main:
Design ResonantLowPassFilter, start of the top module:
module ResonantLowPassFilter(
    input clk,
    input signed [15:0] audio_in,
    input signed [15:0] cutoff,
    input signed [15:0] resonance,
    input signed [15:0] gain,
    input reset_n,
    output reg signed [15:0] filtered_audio
);
For scale: roughly 2400 cells after synthesis, about 110 flip-flops, roughly 82 I/O pins.
==> flow/config.mk <==
export PLATFORM = sky130hd
export DESIGN_NAME = ResonantLowPassFilter
export DESIGN_NICKNAME = ResonantLowPassFilter
export VERILOG_FILES = /design/flow/design.v
export SDC_FILE = /design/flow/constraint.sdc
export NUM_CORES = 4
export LEC_CHECK = 0
export CAP_MARGIN = 20
export CELL_PAD_IN_SITES_DETAIL_PLACEMENT = 2
export CELL_PAD_IN_SITES_GLOBAL_PLACEMENT = 2
export CORE_ASPECT_RATIO = 0.63
export CORE_MARGIN = 10
export CORE_UTILIZATION = 18
export CTS_CLUSTER_DIAMETER = 93
export CTS_CLUSTER_SIZE = 78
export GPL_ROUTABILITY_DRIVEN = 1
export GPL_TIMING_DRIVEN = 1
export HOLD_SLACK_MARGIN = 0.26
export MAX_ROUTING_LAYER = met4
export MIN_ROUTING_LAYER = met1
export PLACE_DENSITY_LB_ADDON = 0.1
export SETUP_SLACK_MARGIN = 1.22
export SLEW_MARGIN = 20
==> flow/constraint.sdc <==
create_clock -name core_clock -period 9.33 [get_ports {clk}]
set_input_delay 1.8660 -clock core_clock [delete_from_list [all_inputs] [get_ports {clk}]]
set_output_delay 1.8660 -clock core_clock [all_outputs]
set_load 0.01 [all_outputs]
run.sh (not shown) runs the stock make flow with config.mk's settings and CLKGATE_MAP_FILE=.
[inputs] the feature branch vs main
Settings: changing CORE_MARGIN from 10 to 2; removing CTS_CLUSTER_DIAMETER (formerly 93); removing CELL_PAD_IN_SITES_DETAIL_PLACEMENT (formerly 2); changing CORE_UTILIZATION from 18 to 66; removing PLACE_DENSITY_LB_ADDON (formerly 0.1); removing SETUP_SLACK_MARGIN (formerly 1.22); removing CTS_CLUSTER_SIZE (formerly 78); removing GPL_ROUTABILITY_DRIVEN (formerly 1); removing GPL_TIMING_DRIVEN (formerly 1); removing CORE_ASPECT_RATIO (formerly 0.63); removing MAX_ROUTING_LAYER (formerly met4); removing MIN_ROUTING_LAYER (formerly met1); removing HOLD_SLACK_MARGIN (formerly 0.26); removing CELL_PAD_IN_SITES_GLOBAL_PLACEMENT (formerly 2); changing the clock period (ns, I/O delays scaled along) from 9.33 to 5.72.
## What came out
In the feature branch the implementation ran to completion but is not tape-out ready, as the final checks report setup timing.
main → the feature branch: number of logic gates essentially unchanged; share of the final layout cell area in multi-input gates decreased by 0.29 points relative to the old numbers.
Compared with main, the feature branch shows a lower worst setup slack.
As far as synthesized cell area goes, the feature branch and main are indistinguishable; the numbers are identical.
The feature branch ends up with a non-clock buffer count that is 239 higher than in main.
In the metrics for main and the feature branch, the one carrying the lower sequential fraction of total cell area is the feature branch.
Compared with main, the feature branch shows a lower post-route minimum period.
Compare main and the feature branch | maximum frequency from static timing analysis higher: the feature branch
Lower clock skew after layout among main and the feature branch: the feature branch
The largest fanout on the critical path of the feature branch falls short of that of main by 18.
For the feature branch, the capturing element of the worst setup path was feedback[11], unlike main, where it was feedback[7].

---

ResonantLowPassFilter again, from the RTL that the note above started with.
==> flow/config.mk <==
export PLATFORM = sky130hd
export DESIGN_NAME = ResonantLowPassFilter
export DESIGN_NICKNAME = ResonantLowPassFilter
export VERILOG_FILES = /design/flow/design.v
export SDC_FILE = /design/flow/constraint.sdc
export NUM_CORES = 4
export LEC_CHECK = 0
export CAP_MARGIN = 20
export CORE_MARGIN = 2
export CORE_UTILIZATION = 58
export SETUP_SLACK_MARGIN = 0.88
export SLEW_MARGIN = 20
==> flow/constraint.sdc <==
create_clock -name core_clock -period 3.81 [get_ports {clk}]
set_input_delay 0.7620 -clock core_clock [delete_from_list [all_inputs] [get_ports {clk}]]
set_output_delay 0.7620 -clock core_clock [all_outputs]
set_load 0.01 [all_outputs]
The first run produced a layout that fails on setup timing.
==> next run, changes <==
Settings changed: CORE_ASPECT_RATIO from default to 0.71, CORE_UTILIZATION 58 to 72, SETUP_SLACK_MARGIN 0.88 to default.
Clock period 3.81 ns to 5.98 ns, I/O delays scaled along.
- The changed run produced a layout that fails on setup timing
- synthesized cell count is unchanged
- non-clock buffer count fell by 1
- hold slack is better by 0.38 ns
- worst setup slack is better by 1.9 ns
- first-iteration DRC count rose by about 100%

---

job 105:
ResonantLowPassFilter again, from the RTL that the note above started with.
==> flow/config.mk <==
export PLATFORM = sky130hd
export DESIGN_NAME = ResonantLowPassFilter
export DESIGN_NICKNAME = ResonantLowPassFilter
export VERILOG_FILES = /design/flow/design.v
export SDC_FILE = /design/flow/constraint.sdc
export NUM_CORES = 4
export LEC_CHECK = 0
export CAP_MARGIN = 20
export CELL_PAD_IN_SITES_GLOBAL_PLACEMENT = 0
export CORE_MARGIN = 2
export CORE_UTILIZATION = 63
export CTS_CLUSTER_DIAMETER = 345
export CTS_CLUSTER_SIZE = 100
export HOLD_SLACK_MARGIN = -0.1
export SETUP_SLACK_MARGIN = 0.05
export SLEW_MARGIN = 10
export TNS_END_PERCENT = 20
==> flow/constraint.sdc <==
create_clock -name core_clock -period 7.0 [get_ports {clk}]
set_input_delay 1.4000 -clock core_clock [delete_from_list [all_inputs] [get_ports {clk}]]
set_output_delay 1.4000 -clock core_clock [all_outputs]
set_load 0.01 [all_outputs]
Input changes introduced in job 103 (baseline for comparison: job 105):
Settings: CTS_CLUSTER_DIAMETER no longer set, was 345; SLEW_MARGIN now 20, was 10; SETUP_SLACK_MARGIN no longer set, was 0.05; CELL_PAD_IN_SITES_GLOBAL_PLACEMENT no longer set, was 0; HOLD_SLACK_MARGIN no longer set, was -0.1; TNS_END_PERCENT no longer set, was 20; CORE_UTILIZATION now 40, was 63; CTS_CLUSTER_SIZE no longer set, was 100.
Notes after the runs:
[job 103] proportion of final cell area spent on non-clock buffers rose 0.66 points relative to job 105. In the flow results for job 105 and job 103, the final setup slack of the worst path is smaller on job 103. Job 103 vs. job 105: final instance area up about 2.2%, path length in cells of the critical path up 4.8%, total die size up about 56%. | clock period minus final worst setup slack | job 103 vs job 105 | 0.083 ns higher |. Job 105 → job 103: non-clock buffer count now larger; clock tree skew after final layout now smaller. Sum of met2 wire segment lengths after detailed routing, job 105 and job 103, higher one = job 103.

---

== raven ==
ResonantLowPassFilter again, from the RTL that the note above started with.
clock: 6.58 ns
lec_check: 0
cap_margin: 0
cell_pad_in_sites_detail_placement: 0
cell_pad_in_sites_global_placement: 0
core_aspect_ratio: 0.88
core_margin: 2
core_utilization: 72
cts_cluster_diameter: 260
cts_cluster_size: 35
gpl_routability_driven: 1
gpl_timing_driven: 1
hold_slack_margin: -0.05
max_routing_layer: met4
min_routing_layer: met1
place_density_lb_addon: 0.03
setup_slack_margin: 0.81
slew_margin: 20
Looking at the reports, raven completed the entire flow and the layout it produced met the timing, DRC and antenna checks.
> inputs changed (raven -> garnet)
Settings: CTS_CLUSTER_DIAMETER: 260 -> unset; CELL_PAD_IN_SITES_DETAIL_PLACEMENT: 0 -> unset; CORE_ASPECT_RATIO: 0.88 -> unset; HOLD_SLACK_MARGIN: -0.05 -> unset; SETUP_SLACK_MARGIN: 0.81 -> unset; MAX_ROUTING_LAYER: met4 -> unset; CAP_MARGIN: 0 -> 5; GPL_TIMING_DRIVEN: 1 -> unset; GPL_ROUTABILITY_DRIVEN: 1 -> unset; CTS_CLUSTER_SIZE: 35 -> unset; TNS_END_PERCENT: unset -> 5; MIN_ROUTING_LAYER: met1 -> unset; PLACE_DENSITY_LB_ADDON: 0.03 -> unset; CELL_PAD_IN_SITES_GLOBAL_PLACEMENT: 0 -> unset; the clock period (ns, I/O delays scaled along): 6.58 -> 5.72.
Summary of garnet over raven: weighted congestion reported at the end of routability-driven placement grew by 4.0%; half-perimeter wire length after placement has increased; sum of negative setup slack dropped 16660 ps; die size about even.
| garnet | all stages done | FAIL | setup timing |
Detailed-route wire length of garnet falls short of that of raven slightly.
garnet gives more final period demand of the worst path than raven did.
Changes in lagoon relative to garnet:
Settings: a change of CAP_MARGIN from 5 to 20; an added SETUP_SLACK_MARGIN of 0.62; an added CTS_CLUSTER_SIZE of 98; an added ABC_AREA of 1; a change of the clock period (ns, I/O delays scaled along) from 5.72 to 4.65.
Results
- Status lagoon: flow complete, layout not clean - setup timing
- Summary of lagoon over garnet: number of cells on the critical path increased 5; count of non-CTS inverters in the layout increased 60%; share of the core filled with cells increased 2.2 points.
- For lagoon, the path category of the worst min-delay check was in -> async, unlike garnet, where it was reg -> reg.
- Number of clock buffer instances in the layout: higher on garnet

---

ResonantLowPassFilter again, from the RTL that the note above started with.
==> flow/config.mk <==
export PLATFORM = sky130hd
export DESIGN_NAME = ResonantLowPassFilter
export DESIGN_NICKNAME = ResonantLowPassFilter
export VERILOG_FILES = /design/flow/design.v
export SDC_FILE = /design/flow/constraint.sdc
export NUM_CORES = 4
export LEC_CHECK = 0
export CAP_MARGIN = 10
export CORE_MARGIN = 2
export CORE_UTILIZATION = 72
export CTS_CLUSTER_DIAMETER = 378
export SLEW_MARGIN = 20
==> flow/constraint.sdc <==
create_clock -name core_clock -period 5.72 [get_ports {clk}]
set_input_delay 1.1440 -clock core_clock [delete_from_list [all_inputs] [get_ports {clk}]]
set_output_delay 1.1440 -clock core_clock [all_outputs]
set_load 0.01 [all_outputs]
The starting point completed, yet does not pass: setup timing.
Change:
CAP_MARGIN = 20   (was 10)
CTS_CLUSTER_DIAMETER = not set   (was 378)
MAX_ROUTING_LAYER = met4   (was not set)
PLACE_DENSITY_LB_ADDON = 0.07   (was not set)
clock period = 6.47 ns   (was 5.72 ns; I/O delays follow)
Result: This time the run went through all stages and came out clean; register-to-register slack improves by 0.78 ns; final area shrinks by 6.2%; setup slack improves by 0.78 ns; maximum frequency grows by 0.44%; cell count falls by 5.0%; count of clock-buffer cells in the layout drops by 1.
Change:
ABC_AREA = 1   (was not set)
MAX_ROUTING_LAYER = not set   (was met4)
PLACE_DENSITY_LB_ADDON = not set   (was 0.07)
SETUP_SLACK_MARGIN = 0.62   (was not set)
clock period = 5.82 ns   (was 6.47 ns; I/O delays follow)
=>
- The changed run finished but fails on setup timing
- first-iteration DRC count climbs by well over a third
- worst setup slack loses 0.20 ns
- final area grows by about a fifth
- maximum frequency grows by a little under a tenth
- critical path depth climbs by 4
